Setup of build 9:
==> flow/design.v <==
module NCO #(N = 32)(
  input clk,                  
  input rst,                  
  input [N-1:0] ctrl,         
  output reg [15:0] sin_out   
);
reg [N-1:0] phase;
always @(posedge clk) begin
  if (rst)
    phase <= {N{1'b0}};
  else
    phase <= phase + ctrl;
end
reg [5:0] sin_lut_sel;
reg [15:0] sin_lut_val;
always @(*) begin
  sin_lut_sel <= phase[N-2] ? ~(phase[N-3:N-8]-1'b1) : phase[N-3:N-8];
  if (phase[N-2] & ~|phase[N-3:N-8]) begin
    sin_out <= phase[N-1] ? 16'b10000000_00000001 : 16'b01111111_11111111;
  end else begin
    sin_out <= phase[N-1] ? (~sin_lut_val+1'b1) : sin_lut_val;    
  end
  case(sin_lut_sel)
    6'h00 : sin_lut_val <= 16'h0000;
    6'h01 : sin_lut_val <= 16'h0324;
    6'h02 : sin_lut_val <= 16'h0648;
    6'h03 : sin_lut_val <= 16'h096A;
    6'h04 : sin_lut_val <= 16'h0C8C;
    6'h05 : sin_lut_val <= 16'h0FAB;
    6'h06 : sin_lut_val <= 16'h12C8;
    6'h07 : sin_lut_val <= 16'h15E2;
    6'h08 : sin_lut_val <= 16'h18F9;
    6'h09 : sin_lut_val <= 16'h1C0B;
    6'h0A : sin_lut_val <= 16'h1F1A;
    6'h0B : sin_lut_val <= 16'h2223;
    6'h0C : sin_lut_val <= 16'h2528;
    6'h0D : sin_lut_val <= 16'h2826;
    6'h0E : sin_lut_val <= 16'h2B1F;
    6'h0F : sin_lut_val <= 16'h2E11;
    6'h10 : sin_lut_val <= 16'h30FB;
    6'h11 : sin_lut_val <= 16'h33DF;
    6'h12 : sin_lut_val <= 16'h36BA;
    6'h13 : sin_lut_val <= 16'h398C;
    6'h14 : sin_lut_val <= 16'h3C56;
    6'h15 : sin_lut_val <= 16'h3F17;
    6'h16 : sin_lut_val <= 16'h41CE;
    6'h17 : sin_lut_val <= 16'h447A;
    6'h18 : sin_lut_val <= 16'h471C;
    6'h19 : sin_lut_val <= 16'h49B4;
    6'h1A : sin_lut_val <= 16'h4C3F;
    6'h1B : sin_lut_val <= 16'h4EBF;
    6'h1C : sin_lut_val <= 16'h5133;
    6'h1D : sin_lut_val <= 16'h539B;
    6'h1E : sin_lut_val <= 16'h55F5;
    6'h1F : sin_lut_val <= 16'h5842;
    6'h20 : sin_lut_val <= 16'h5A82;
    6'h21 : sin_lut_val <= 16'h5CB3;
    6'h22 : sin_lut_val <= 16'h5ED7;
    6'h23 : sin_lut_val <= 16'h60EB;
    6'h24 : sin_lut_val <= 16'h62F1;
    6'h25 : sin_lut_val <= 16'h64E8;
    6'h26 : sin_lut_val <= 16'h66CF;
    6'h27 : sin_lut_val <= 16'h68A6;
    6'h28 : sin_lut_val <= 16'h6A6D;
    6'h29 : sin_lut_val <= 16'h6C23;
    6'h2A : sin_lut_val <= 16'h6DC9;
    6'h2B : sin_lut_val <= 16'h6F5E;
    6'h2C : sin_lut_val <= 16'h70E2;
    6'h2D : sin_lut_val <= 16'h7254;
    6'h2E : sin_lut_val <= 16'h73B5;
    6'h2F : sin_lut_val <= 16'h7504;
    6'h30 : sin_lut_val <= 16'h7641;
    6'h31 : sin_lut_val <= 16'h776B;
    6'h32 : sin_lut_val <= 16'h7884;
    6'h33 : sin_lut_val <= 16'h7989;
    6'h34 : sin_lut_val <= 16'h7A7C;
    6'h35 : sin_lut_val <= 16'h7B5C;
    6'h36 : sin_lut_val <= 16'h7C29;
    6'h37 : sin_lut_val <= 16'h7CE3;
    6'h38 : sin_lut_val <= 16'h7D89;
    6'h39 : sin_lut_val <= 16'h7E1D;
    6'h3A : sin_lut_val <= 16'h7E9C;
    6'h3B : sin_lut_val <= 16'h7F09;
    6'h3C : sin_lut_val <= 16'h7F61;
    6'h3D : sin_lut_val <= 16'h7FA6;
    6'h3E : sin_lut_val <= 16'h7FD8;
    6'h3F : sin_lut_val <= 16'h7FF5;
  endcase
end
endmodule
module Chirp #(N = 32)(
  input clk,
  input rst,
  input [7:0] delay,           
  input reverse,               
  input [N-1:0] min_ctrl,      
  input [N-1:0] max_ctrl,      
  input [N-1:0] inc_rate,      
  input [N-1:0] div_rate,      
  output reg nco_reset,        
  output reg [N-1:0] nco_ctrl  
);
wire [N-1:0] stt_ctrl;
wire [N-1:0] end_ctrl;
wire end_flag;
assign stt_ctrl = reverse ? max_ctrl : min_ctrl;
assign end_ctrl = reverse ? min_ctrl : max_ctrl;
assign end_flag = reverse ? (nco_ctrl <= end_ctrl) : (nco_ctrl >= end_ctrl);
reg [N-1:0] rate_count;
reg [7:0] delay_count;
always @(posedge clk) begin
  if (rst) begin
    rate_count <= {N{1'b0}};
    delay_count <= 4'b0;
    nco_reset <= 1'b1;
    nco_ctrl <= {N{1'b0}};
  end else begin
    if (end_flag) begin
      nco_ctrl <= stt_ctrl;
      rate_count <= rate_count + 1'b1;
    end else if (rate_count >= div_rate) begin
      nco_ctrl <= reverse ? nco_ctrl - inc_rate : nco_ctrl + inc_rate;
      rate_count <= {N{1'b0}};
    end else
      rate_count <= rate_count + 1'b1;
    if (end_flag) begin
      if (delay_count >= delay)
        delay_count <= 8'b0;
      else
        delay_count <= delay_count + 1'b1;
    end
    nco_reset <= |delay_count;
  end
end
endmodule
module WaveGenerator #(N = 32, M = 16)(
  input clk,
  input rst,
  input chirp_reverse,             
  input [7:0] chirp_delay,         
  input [N-1:0] chirp_min_ctrl,    
  input [N-1:0] chirp_max_ctrl,    
  input [N-1:0] chirp_inc_rate,    
  input [N-1:0] chirp_div_rate,    
  output reg [M-1:0] waveform     
);
reg nco_reset;
reg [N-1:0] nco_ctrl;
wire chirp_nco_reset;
wire [N-1:0] chirp_nco_ctrl;
wire [15:0] sin_out;
always @(posedge clk) begin
  nco_ctrl <= chirp_nco_ctrl;
  nco_reset <= chirp_nco_reset;
  waveform <= sin_out;
end
NCO #(.N(N)) NCO0 (
  .clk     ( clk       ),  
  .rst     ( nco_reset ),  
  .ctrl    ( nco_ctrl  ),  
  .sin_out ( sin_out   )  
);
Chirp #(.N(N)) Chirp0 (
  .clk       ( clk             ),  
  .rst       ( rst             ),  
  .delay     ( chirp_delay     ),  
  .reverse   ( chirp_reverse   ),  
  .min_ctrl  ( chirp_min_ctrl  ),  
  .max_ctrl  ( chirp_max_ctrl  ),  
  .inc_rate  ( chirp_inc_rate  ),  
  .div_rate  ( chirp_div_rate  ),  
  .nco_reset ( chirp_nco_reset ),  
  .nco_ctrl  ( chirp_nco_ctrl  )   
);
endmodule
clock: 5.37 ns
lec_check: 0
cap_margin: 20
core_margin: 2
core_utilization: 70
cts_cluster_diameter: 360
cts_cluster_size: 32
place_density: 0.66
setup_slack_margin: -0.37
slew_margin: 20
tns_end_percent: 5
run.sh (not shown) runs the stock make flow with config.mk's settings and CLKGATE_MAP_FILE=.
Build 9 has completed all stages; timing, DRC and antenna checks passed.
Changes in build 61 relative to build 9:
diff --git a/flow/config.mk b/flow/config.mk
--- a/flow/config.mk
+++ b/flow/config.mk
@@ -10,5 +10,2 @@
-export CORE_UTILIZATION = 70
-export CTS_CLUSTER_DIAMETER = 360
-export CTS_CLUSTER_SIZE = 32
-export PLACE_DENSITY = 0.66
-export SETUP_SLACK_MARGIN = -0.37
+export CORE_UTILIZATION = 64
+export CTS_CLUSTER_SIZE = 62
@@ -16 +12,0 @@
-export TNS_END_PERCENT = 5
==> flow/constraint.sdc <==
create_clock -name core_clock -period 4.43 [get_ports {clk}]
set_input_delay 0.8860 -clock core_clock [delete_from_list [all_inputs] [get_ports {clk}]]
set_output_delay 0.8860 -clock core_clock [all_outputs]
set_load 0.01 [all_outputs]
Nothing crashed in build 61 and all stages finished; the problem is that the final layout failed, the offending checks being negative setup slack. On worst path arrival time: between build 9 and build 61, it ends up higher for build 9. In the tables for build 9 and build 61, global-route usage reads higher with build 9. As of build 61, total of plain and repair buffers excluding clock buffers had risen by more than half compared to build 9. The combinational group share of total power reported for build 61 is greater than that of build 9 by 2.5 points.
What build 93 does differently from build 61 at the input level:
diff --git a/flow/config.mk b/flow/config.mk
--- a/flow/config.mk
+++ b/flow/config.mk
@@ -10 +10 @@
-export CORE_UTILIZATION = 64
+export CORE_UTILIZATION = 70
@@ -11,0 +12 @@
+export SETUP_SLACK_MARGIN = 1.29
==> comparison <==
- Build 93: DPL-0038 in clock tree synthesis (4_1_cts) -> run aborted
- On total I/O pin count, build 61 tracks build 93 almost exactly.
- Build 93 against build 61: and-or/or-and share of the synthesized area roughly the same; overall die area lower; final RePlAce weighted congestion higher; post-placement worst setup slack higher.
- NOTE: area after detailed placement in build 93 exceeds that of build 61
- From build 61 to build 93 the numbers moved as follows: pre-placement core utilization up 7.1 points, overall die height down about 4.3%, chip width down about 4.3%, number of placement rows down 3.
#### Input delta (build 87 over build 93)
diff --git a/flow/config.mk b/flow/config.mk
--- a/flow/config.mk
+++ b/flow/config.mk
@@ -11,2 +11,3 @@
-export CTS_CLUSTER_SIZE = 62
-export SETUP_SLACK_MARGIN = 1.29
+export CTS_CLUSTER_SIZE = 32
+export PLACE_DENSITY = 0.67
+export SETUP_SLACK_MARGIN = -0.37
==> flow/constraint.sdc <==
create_clock -name core_clock -period 5.37 [get_ports {clk}]
set_input_delay 1.0740 -clock core_clock [delete_from_list [all_inputs] [get_ports {clk}]]
set_output_delay 1.0740 -clock core_clock [all_outputs]
set_load 0.01 [all_outputs]
Notes after the runs:
Build 87 closes out successfully: all stages finished, all timing, DRC and antenna checks passed.
Changes observed in build 87 relative to build 93: number of storage elements in the synthesis netlist shows no meaningful change, total nets after synthesis did not really move.
Between build 93 and build 87, the post-synthesis cell area does not differ in any meaningful way.
Status: horizontal die dimension parity (build 93, build 87)
Placement-stage cell area, build 87 and build 93: lower on build 87
[compare] base=build 93 new=build 87: total instance count after detailed placement shrank by 72, yosys-reported design area after synthesis held steady, area of the core held steady, routability congestion estimate from global placement shrank by about 0.34%.
Re post-placement setup slack: build 87 is 420 ps up on build 93.
[inputs] build 50 vs build 87
diff --git a/flow/config.mk b/flow/config.mk
--- a/flow/config.mk
+++ b/flow/config.mk
@@ -10,4 +10 @@
-export CORE_UTILIZATION = 70
-export CTS_CLUSTER_SIZE = 32
-export PLACE_DENSITY = 0.67
-export SETUP_SLACK_MARGIN = -0.37
+export CORE_UTILIZATION = 40
==> flow/constraint.sdc <==
create_clock -name core_clock -period 6.0 [get_ports {clk}]
set_input_delay 1.2000 -clock core_clock [delete_from_list [all_inputs] [get_ports {clk}]]
set_output_delay 1.2000 -clock core_clock [all_outputs]
set_load 0.01 [all_outputs]
Findings:
- Delta (build 50 minus build 87): fraction of power consumed by combinational cells has decreased, full die area has increased.
- Number of filler cells placed in the layout came out higher on build 50 than on build 87.
Power is estimated from default activity; no workload was simulated.
